==> run a <==
==> flow/design.v <==
module HandwashSensor(
    input clk,
    input reset,
    input acceptLeftHandDistance,
    input [15:0] leftHandDistance,
    input acceptLeftHandGain,
    input [7:0] leftHandGain,
    input acceptRightHandDistance,
    input [15:0] rightHandDistance,
    input acceptRightHandGain,
    input [7:0] rightHandGain,
    output waterOn
);
reg [15:0] leftHandDistanceHeld;
 always@(posedge clk)  begin
     if(reset)
         leftHandDistanceHeld <= 0;
     else if(acceptLeftHandDistance)
         leftHandDistanceHeld <= leftHandDistance;
     else
         leftHandDistanceHeld <= leftHandDistanceHeld;
 end
reg [7:0] leftHandGainHeld;
 always@(posedge clk)  begin
     if(reset)
         leftHandGainHeld <= 0;
     else if(acceptLeftHandGain)
         leftHandGainHeld <= leftHandGain;
     else
         leftHandGainHeld <= leftHandGainHeld;
 end
reg [15:0] rightHandDistanceHeld;
 always@(posedge clk)  begin
     if(reset)
         rightHandDistanceHeld <= 0;
     else if(acceptRightHandDistance)
         rightHandDistanceHeld <= rightHandDistance;
     else
         rightHandDistanceHeld <= rightHandDistanceHeld;
 end
reg [7:0] rightHandGainHeld;
 always@(posedge clk)  begin
     if(reset)
         rightHandGainHeld <= 0;
     else if(acceptRightHandGain)
         rightHandGainHeld <= rightHandGain;
     else
         rightHandGainHeld <= rightHandGainHeld;
 end
wire [15:0] leftHand;
 wire [23:0] leftHandDistanceHeld_Mult_leftHandGainHeld;
 DSP48_AxB dsp_leftHandDistanceHeld_Mult_leftHandGainHeld(
     .CLK(clk),
     .A({ {9{1'b0}}, leftHandDistanceHeld}),
     .B({ {10{1'b0}}, leftHandGainHeld}),
     .P(leftHandDistanceHeld_Mult_leftHandGainHeld)
 );
 reg [16:0] leftHandDistanceHeld_Mult_leftHandGainHeld_ShiftR_7;
 always@(posedge clk) begin
     if(reset)
         leftHandDistanceHeld_Mult_leftHandGainHeld_ShiftR_7 <= 0;
     else
         leftHandDistanceHeld_Mult_leftHandGainHeld_ShiftR_7 <= leftHandDistanceHeld_Mult_leftHandGainHeld >> 7;
 end
 assign leftHand = leftHandDistanceHeld_Mult_leftHandGainHeld_ShiftR_7;
wire [15:0] rightHand;
 wire [23:0] rightHandDistanceHeld_Mult_rightHandGainHeld;
 DSP48_AxB dsp_rightHandDistanceHeld_Mult_rightHandGainHeld(
     .CLK(clk),
     .A({ {9{1'b0}}, rightHandDistanceHeld}),
     .B({ {10{1'b0}}, rightHandGainHeld}),
     .P(rightHandDistanceHeld_Mult_rightHandGainHeld)
 );
 reg [16:0] rightHandDistanceHeld_Mult_rightHandGainHeld_ShiftR_7;
 always@(posedge clk) begin
     if(reset)
         rightHandDistanceHeld_Mult_rightHandGainHeld_ShiftR_7 <= 0;
     else
         rightHandDistanceHeld_Mult_rightHandGainHeld_ShiftR_7 <= rightHandDistanceHeld_Mult_rightHandGainHeld >> 7;
 end
 assign rightHand = rightHandDistanceHeld_Mult_rightHandGainHeld_ShiftR_7;
parameter threshold = 1500;
assign waterOn = leftHand != 0 && rightHand != 0 && (leftHand < threshold || rightHand < threshold);
endmodule
module DSP48_AxB
   (CLK,
    A,
    B,
    P);
  input CLK;
  input [24:0]A;
  input [17:0]B;
  output [42:0]P;
assign P = A*B;
endmodule
==> flow/run.sh <==
#!/bin/bash
# the make line also repeats each setting of config.mk as NAME=value (left out here)
make -C /OpenROAD-flow-scripts/flow DESIGN_CONFIG=/design/flow/config.mk WORK_HOME=/design/flow/orfs CLKGATE_MAP_FILE= finish
==> flow/config.mk <==
export PLATFORM = sky130hd
export DESIGN_NAME = HandwashSensor
export DESIGN_NICKNAME = HandwashSensor
export VERILOG_FILES = /design/flow/design.v
export SDC_FILE = /design/flow/constraint.sdc
export NUM_CORES = 4
export LEC_CHECK = 0
export CAP_MARGIN = 30
export CELL_PAD_IN_SITES_DETAIL_PLACEMENT = 2
export CELL_PAD_IN_SITES_GLOBAL_PLACEMENT = 2
export CORE_ASPECT_RATIO = 1.68
export CORE_MARGIN = 2
export CORE_UTILIZATION = 39
export CTS_CLUSTER_DIAMETER = 177
export CTS_CLUSTER_SIZE = 88
export GPL_ROUTABILITY_DRIVEN = 1
export GPL_TIMING_DRIVEN = 0
export MAX_ROUTING_LAYER = met5
export MIN_ROUTING_LAYER = met2
export SLEW_MARGIN = 20
export TNS_END_PERCENT = 20
==> flow/constraint.sdc <==
create_clock -name core_clock -period 3.64 [get_ports {clk}]
set_input_delay 0.7280 -clock core_clock [delete_from_list [all_inputs] [get_ports {clk}]]
set_output_delay 0.7280 -clock core_clock [all_outputs]
set_load 0.01 [all_outputs]
==> inputs of run b, as changes to run a <==
- ABC_AREA: default -> 1
- CAP_MARGIN: 30 -> 20
- CELL_PAD_IN_SITES_DETAIL_PLACEMENT: 2 -> default
- CELL_PAD_IN_SITES_GLOBAL_PLACEMENT: 2 -> default
- CORE_ASPECT_RATIO: 1.68 -> default
- CORE_UTILIZATION: 39 -> 70
- CTS_CLUSTER_DIAMETER: 177 -> 40
- CTS_CLUSTER_SIZE: 88 -> 72
- GPL_ROUTABILITY_DRIVEN: 1 -> default
- GPL_TIMING_DRIVEN: 0 -> default
- MAX_ROUTING_LAYER: met5 -> default
- MIN_ROUTING_LAYER: met2 -> default
- TNS_END_PERCENT: 20 -> default
==> flow/constraint.sdc (replaced) <==
create_clock -name core_clock -period 4.44 [get_ports {clk}]
set_input_delay 0.8880 -clock core_clock [delete_from_list [all_inputs] [get_ports {clk}]]
set_output_delay 0.8880 -clock core_clock [all_outputs]
set_load 0.01 [all_outputs]
==> inputs of run c, as changes to run a <==
- CELL_PAD_IN_SITES_GLOBAL_PLACEMENT: 2 -> default
- GPL_TIMING_DRIVEN: 0 -> 1
==> summary of the runs <==
Run b finished with timing, DRC and antenna clean. Run c finished but fails on negative setup slack. Run a finished but failed the layout checks on negative setup slack.
Of run b and run a, run a has the higher count of clock-buffer cells in the layout (gap 1).
The lowest global-route usage belongs to run b, the highest to run c.
Against run b, the synthesized area of run a is lower by 7.3%.
First-iteration DRC count: run c > run a > run b.
Synthesized cell count: run b is larger than run c (38%).
Die area is the same in run a and run c.
In run b the worst setup slack is better than in run c, by 1.8 ns.
In run b the utilization is higher than in run a, by 32 points.
The lowest combinational power belongs to run a, the highest to run c.
Of run c and run b, run b has the higher register-to-register slack (gap 1.8 ns).
Sequential cell count is the same in run a and run b.
==> figures <==
	run a	run c	run b
Met3 wirelength from detailed routing	9.997 mm	16.79 mm	1.475 mm
Required time at the endpoint of the critical path	3.90 ns	3.99 ns	4.70 ns
Number of buffer cells added on primary ports	50	54	54
Most repeated library cell on the critical path	fa_1	fa_1	-
TNS Setup	-25.83 ns	-36.62 ns	0 ns
Area enclosed by the die boundary	0.02761 sq mm	0.02761 sq mm	0.01680 sq mm
Dpl cells	1540	1676	1816
Headroom to the max-slew limit	32.58%	30.98%	53.89%
Simple-Gate Fraction of Synth Area	20.65%	20.65%	21.41%
Worst r2r src	leftHandGainHeld[7]	leftHandDistanceHeld[6]	leftHandGainHeld[2]
Number of standard cells in the final layout excluding fillers	1596	1722	1832
Combinational gates	831	831	1006
Switch share	36.51%	41.17%	39.61%
Period minus WS final	4.872 ns	5.227 ns	4.237 ns
Status	finished with violations	finished with violations	timing/DRC/antenna clean
Reasons for failing layout checks	negative setup slack	negative setup slack	-
DR vias/cell	6.953	8.075	5.374
Routed wirelength normalized by instance count	22.04 um	32.73 um	14.90 um
Met1 GRT Util	0%	0%	36.42%
Sequential share of the synthesized area	15.64%	15.64%	14.50%
Unique cell type count in the Yosys netlist	53	53	34
Count of buffers not belonging to the clock network in the layout	129	254	104
Comb pwr share	32.3%	39.5%	39.3%
Hold Path Sink	rightHandGainHeld[5]	leftHandDistanceHeld[10]	leftHandDistanceHeld[14]

---

==> run G: inputs <==
Starts from the design.v that is shown in full above.
make LEC_CHECK=0 ABC_AREA=1 CAP_MARGIN=0 CORE_MARGIN=2 CORE_UTILIZATION=72 CTS_CLUSTER_DIAMETER=54 MAX_ROUTING_LAYER=met4 SETUP_SLACK_MARGIN=0.45 SLEW_MARGIN=20 finish   # period 5.41 ns
run.sh (not shown) runs the stock make flow with config.mk's settings and CLKGATE_MAP_FILE=.
==> run C (differences from run G) <==
- ABC_AREA: 1 -> unset
- CAP_MARGIN: 0 -> 20
- MAX_ROUTING_LAYER: met4 -> unset
==> run Y (differences from run G) <==
- CAP_MARGIN: 0 -> 20
- CTS_CLUSTER_DIAMETER: 54 -> 218
- CTS_CLUSTER_SIZE: unset -> 99
- MAX_ROUTING_LAYER: met4 -> unset
- PLACE_DENSITY: unset -> 0.86
- SETUP_SLACK_MARGIN: 0.45 -> unset
==> flow/constraint.sdc (replaced) <==
create_clock -name core_clock -period 3.33 [get_ports {clk}]
set_input_delay 0.6660 -clock core_clock [delete_from_list [all_inputs] [get_ports {clk}]]
set_output_delay 0.6660 -clock core_clock [all_outputs]
set_load 0.01 [all_outputs]
==> insert_results.sql <==
-- flow metrics import
INSERT INTO impl_metrics (metric_group, metric, value, unit) VALUES
('run_status', 'stop_stage', 'global routing (5_1_grt)', ''),
('run_status', 'outcome', 'stopped before the end', ''),
('run_status', 'firstError', '[ERROR GRT-0116] Global routing finished with congestion. Check the congestion regions in the DRC Viewer.', ''),
('grt', 'gr-usage-met2', '93.3', '%'),
('synth', 'synth_cells', '1573', '');
# the run above: run Y

==> insert_results.sql <==
-- load yosys + openroad results
INSERT INTO impl_metrics (metric_group, metric, value, unit) VALUES
('run_status', 'outcome', 'timing/DRC/antenna clean', ''),
('clocking', 'post_cts.resized_instances', '0', ''),
('final_layout', 'seqAreaFraction', '13.6', '%'),
('grt', 'gr-usage-met2', '64.5', '%'),
('sta', 'maxSlewHeadroom', '52.5', '%'),
('synth', 'xor_area_share', '0.634', '%'),
('synth', 'synth_cells', '1573', ''),
('routing', 'met2WireLength', '13700', 'µm');
# the run above: run G

==> insert_results.sql <==
-- load yosys + openroad results
INSERT INTO impl_metrics (metric_group, metric, value, unit) VALUES
('run_status', 'outcome', 'timing/DRC/antenna clean', ''),
('grt', 'gr-usage-met2', '57.3', '%'),
('synth', 'ff_type', 'sky130_fd_sc_hd__dfxtp_1', ''),
('setup_path', 'timing.reg2reg.worst_path_depth', '16', ''),
('clocking', 'cts.path.max_buffers', '2', '');
# the run above: run C


---

==> inputs of v1 <==
RTL: the design.v shown in full above, as it stands there.
Settings: LEC_CHECK=0, CAP_MARGIN=35, CORE_ASPECT_RATIO=1.03, CORE_MARGIN=2, CORE_UTILIZATION=72, CTS_CLUSTER_DIAMETER=47, CTS_CLUSTER_SIZE=78, GPL_ROUTABILITY_DRIVEN=1, GPL_TIMING_DRIVEN=1, MAX_ROUTING_LAYER=met5, PLACE_DENSITY=0.66, SETUP_SLACK_MARGIN=0.6, SLEW_MARGIN=30, TNS_END_PERCENT=80; clock period 4.51 ns.
==> v32 (differences from v1) <==
==> flow/config.mk (replaced) <==
export PLATFORM = sky130hd
export DESIGN_NAME = HandwashSensor
export DESIGN_NICKNAME = HandwashSensor
export VERILOG_FILES = /design/flow/design.v
export SDC_FILE = /design/flow/constraint.sdc
export NUM_CORES = 4
export LEC_CHECK = 0
export CAP_MARGIN = 20
export CORE_MARGIN = 2
export CORE_UTILIZATION = 72
export CTS_CLUSTER_SIZE = 97
export PLACE_DENSITY = 0.41
export SLEW_MARGIN = 20
==> flow/constraint.sdc (replaced) <==
create_clock -name core_clock -period 9.73 [get_ports {clk}]
set_input_delay 1.9460 -clock core_clock [delete_from_list [all_inputs] [get_ports {clk}]]
set_output_delay 1.9460 -clock core_clock [all_outputs]
set_load 0.01 [all_outputs]
==> v23 (differences from v1) <==
==> flow/config.mk (replaced) <==
export PLATFORM = sky130hd
export DESIGN_NAME = HandwashSensor
export DESIGN_NICKNAME = HandwashSensor
export VERILOG_FILES = /design/flow/design.v
export SDC_FILE = /design/flow/constraint.sdc
export NUM_CORES = 4
export LEC_CHECK = 0
export CAP_MARGIN = 35
export CELL_PAD_IN_SITES_DETAIL_PLACEMENT = 2
export CORE_ASPECT_RATIO = 1.68
export CORE_MARGIN = 2
export CORE_UTILIZATION = 35
export CTS_CLUSTER_SIZE = 88
export GPL_ROUTABILITY_DRIVEN = 1
export GPL_TIMING_DRIVEN = 1
export MAX_ROUTING_LAYER = met5
export PLACE_DENSITY_LB_ADDON = 0.08
export SLEW_MARGIN = 20
export TNS_END_PERCENT = 20
==> flow/constraint.sdc (replaced) <==
create_clock -name core_clock -period 5.46 [get_ports {clk}]
set_input_delay 1.0920 -clock core_clock [delete_from_list [all_inputs] [get_ports {clk}]]
set_output_delay 1.0920 -clock core_clock [all_outputs]
set_load 0.01 [all_outputs]
==> qor summary <==
Hold_sp: v32 rightHandDistanceHeld[1]; v1 rightHandGainHeld[6]; v23 leftHandGainHeld[3]
Data required time at the worst endpoint: v32 9.97 ns; v1 4.76 ns; v23 5.71 ns
Highest net fanout along the worst path: v32 17; v1 5; v23 12
Global-route wire length before repair: v32 37000 um; v1 42840 um; v23 48450 um
Worst reg2reg startpoint: v32 leftHandGainHeld[2]; v1 leftHandGainHeld[2]; v23 leftHandGainHeld[5]
Overall track demand over capacity in global routing: v32 32.01%; v1 36.33%; v23 20.69%
Setup repair after global routing missed its margin: v32 false; v1 true; v23 false
Post-layout instance count excluding filler cells: v32 1349; v1 1464; v23 1558
Area added between synthesis and finish: v32 9.237%; v1 27.42%; v23 12.26%
Dpl cells: v32 1335; v1 1372; v23 1542
Clk pwr share: v32 37.5%; v1 32.4%; v23 33.8%
Clock slew at reported path FFs: v32 0.06 ns; v1 0.07 ns; v23 0.07 ns
Number of warnings in the stage logs: v32 28; v1 31; v23 26
Cell area reported after detailed placement: v32 10860 um2; v1 11440 um2; v23 11220 um2
Bufs w/o clock: v32 55; v1 164; v23 69
Final tally of setup violations: v32 0; v1 17; v23 0
Late-Pin Clk Latency: v32 0.35 ns; v1 0.37 ns; v23 0.37 ns
Sequential group share of total power: v32 38.3%; v1 33.8%; v23 39.0%
Initial core utilization: v32 73.77%; v1 73.23%; v23 35.33%
Sequential-cell power consumption: v32 394 uW; v1 837 uW; v23 701 uW
Via count: v32 7706; v1 9333; v23 7761
Iteration-0 DRC Markers: v32 453; v1 889; v23 155
Gp weighted congestion: v32 0.9015; v1 0.8945; v23 0.8152
Slowest cell on crit path: v32 sky130_fd_sc_hd__dfxtp_1; v1 sky130_fd_sc_hd__fa_1; v23 sky130_fd_sc_hd__dfxtp_1
Number of fill cells in the layout: v32 934; v1 477; v23 3329
Arrival time of data at the critical path endpoint: v32 5.31 ns; v1 4.98 ns; v23 5.38 ns
Run status: v32 timing/DRC/antenna clean; v1 failed layout checks; v23 timing/DRC/antenna clean
Violated checks: v32 -; v1 setup timing; v23 -

---

==> inputs of v20 <==
RTL: the design.v shown in full above, as it stands there.
clock: 5.46 ns
lec_check: 0
cap_margin: 35
core_aspect_ratio: 0.76
core_margin: 2
core_utilization: 35
cts_cluster_size: 78
gpl_routability_driven: 0
gpl_timing_driven: 1
max_routing_layer: met5
place_density_lb_addon: 0.08
setup_slack_margin: -0.35
slew_margin: 0
tns_end_percent: 20
==> v8: changes against v20 <==
==> flow/config.mk (replaced) <==
export PLATFORM = sky130hd
export DESIGN_NAME = HandwashSensor
export DESIGN_NICKNAME = HandwashSensor
export VERILOG_FILES = /design/flow/design.v
export SDC_FILE = /design/flow/constraint.sdc
export NUM_CORES = 4
export LEC_CHECK = 0
export CAP_MARGIN = 20
export CORE_ASPECT_RATIO = 0.5
export CORE_MARGIN = 2
export CORE_UTILIZATION = 59
export SLEW_MARGIN = 20
==> flow/constraint.sdc (replaced) <==
create_clock -name core_clock -period 7.0 [get_ports {clk}]
set_input_delay 1.4000 -clock core_clock [delete_from_list [all_inputs] [get_ports {clk}]]
set_output_delay 1.4000 -clock core_clock [all_outputs]
set_load 0.01 [all_outputs]
==> v31: changes against v20 <==
==> flow/config.mk (replaced) <==
export PLATFORM = sky130hd
export DESIGN_NAME = HandwashSensor
export DESIGN_NICKNAME = HandwashSensor
export VERILOG_FILES = /design/flow/design.v
export SDC_FILE = /design/flow/constraint.sdc
export NUM_CORES = 4
export LEC_CHECK = 0
export ABC_AREA = 1
export CAP_MARGIN = 35
export CORE_ASPECT_RATIO = 1.71
export CORE_MARGIN = 2
export CORE_UTILIZATION = 72
export CTS_CLUSTER_DIAMETER = 41
export CTS_CLUSTER_SIZE = 78
export GPL_ROUTABILITY_DRIVEN = 1
export GPL_TIMING_DRIVEN = 1
export MAX_ROUTING_LAYER = met5
export PLACE_DENSITY = 0.35
export SETUP_SLACK_MARGIN = -0.01
export SLEW_MARGIN = 30
export TNS_END_PERCENT = 20
==> flow/constraint.sdc (replaced) <==
create_clock -name core_clock -period 3.9 [get_ports {clk}]
set_input_delay 0.7800 -clock core_clock [delete_from_list [all_inputs] [get_ports {clk}]]
set_output_delay 0.7800 -clock core_clock [all_outputs]
set_load 0.01 [all_outputs]
==> results <==
v31 failed in global routing. v20 produced a clean layout. v8 completed without violations. Worst setup slack: v8 is higher than v20 (1600 ps). Of v8 and v20, v20 has the higher clock skew (gap 2.6 ps). In v8 the fmax is larger than in v20, by about 1.2%. In critical path depth, v20 and v8 do not differ. Of v20 and v8, v8 has the higher sequential share of layout area (gap 0.42 points). In v8 the cell count is lower than in v20, by 11%.
==> figures <==
quantity	v8	v31	v20
Result of the run	finished clean	aborted with a tool error	finished clean
Stage where the flow stopped	-	global routing	-
Setup tns final	0 ps	-	0 ps
Max-cap violation count	0	-	0
Residual DRC	0	-	0
# Taps	227	-	392
Fraction of synthesized cell area taken by the top area cell type	32.1%	29.7%	32.1%
Nature of the critical path startpoint	flop	-	flop
Filler Cell Count	1389	-	2927
Placeable core region	16700 um^2	15100 um^2	28700 um^2
Relative contribution of sequential cells to total power	38.9%	-	38.3%
Design Power	1.41 mW	-	1.82 mW
TritonCTS clock tree	yes	-	yes
Hold path startpoint	rightHandDistanceHeld[0]$_SDFFE_PP0P_	-	leftHandGainHeld[2]$_SDFFE_PP0P_
Hold WC Path Type	flop to flop	-	flop to flop
Power figures rest on the tool's default switching activity, not on a simulated workload.
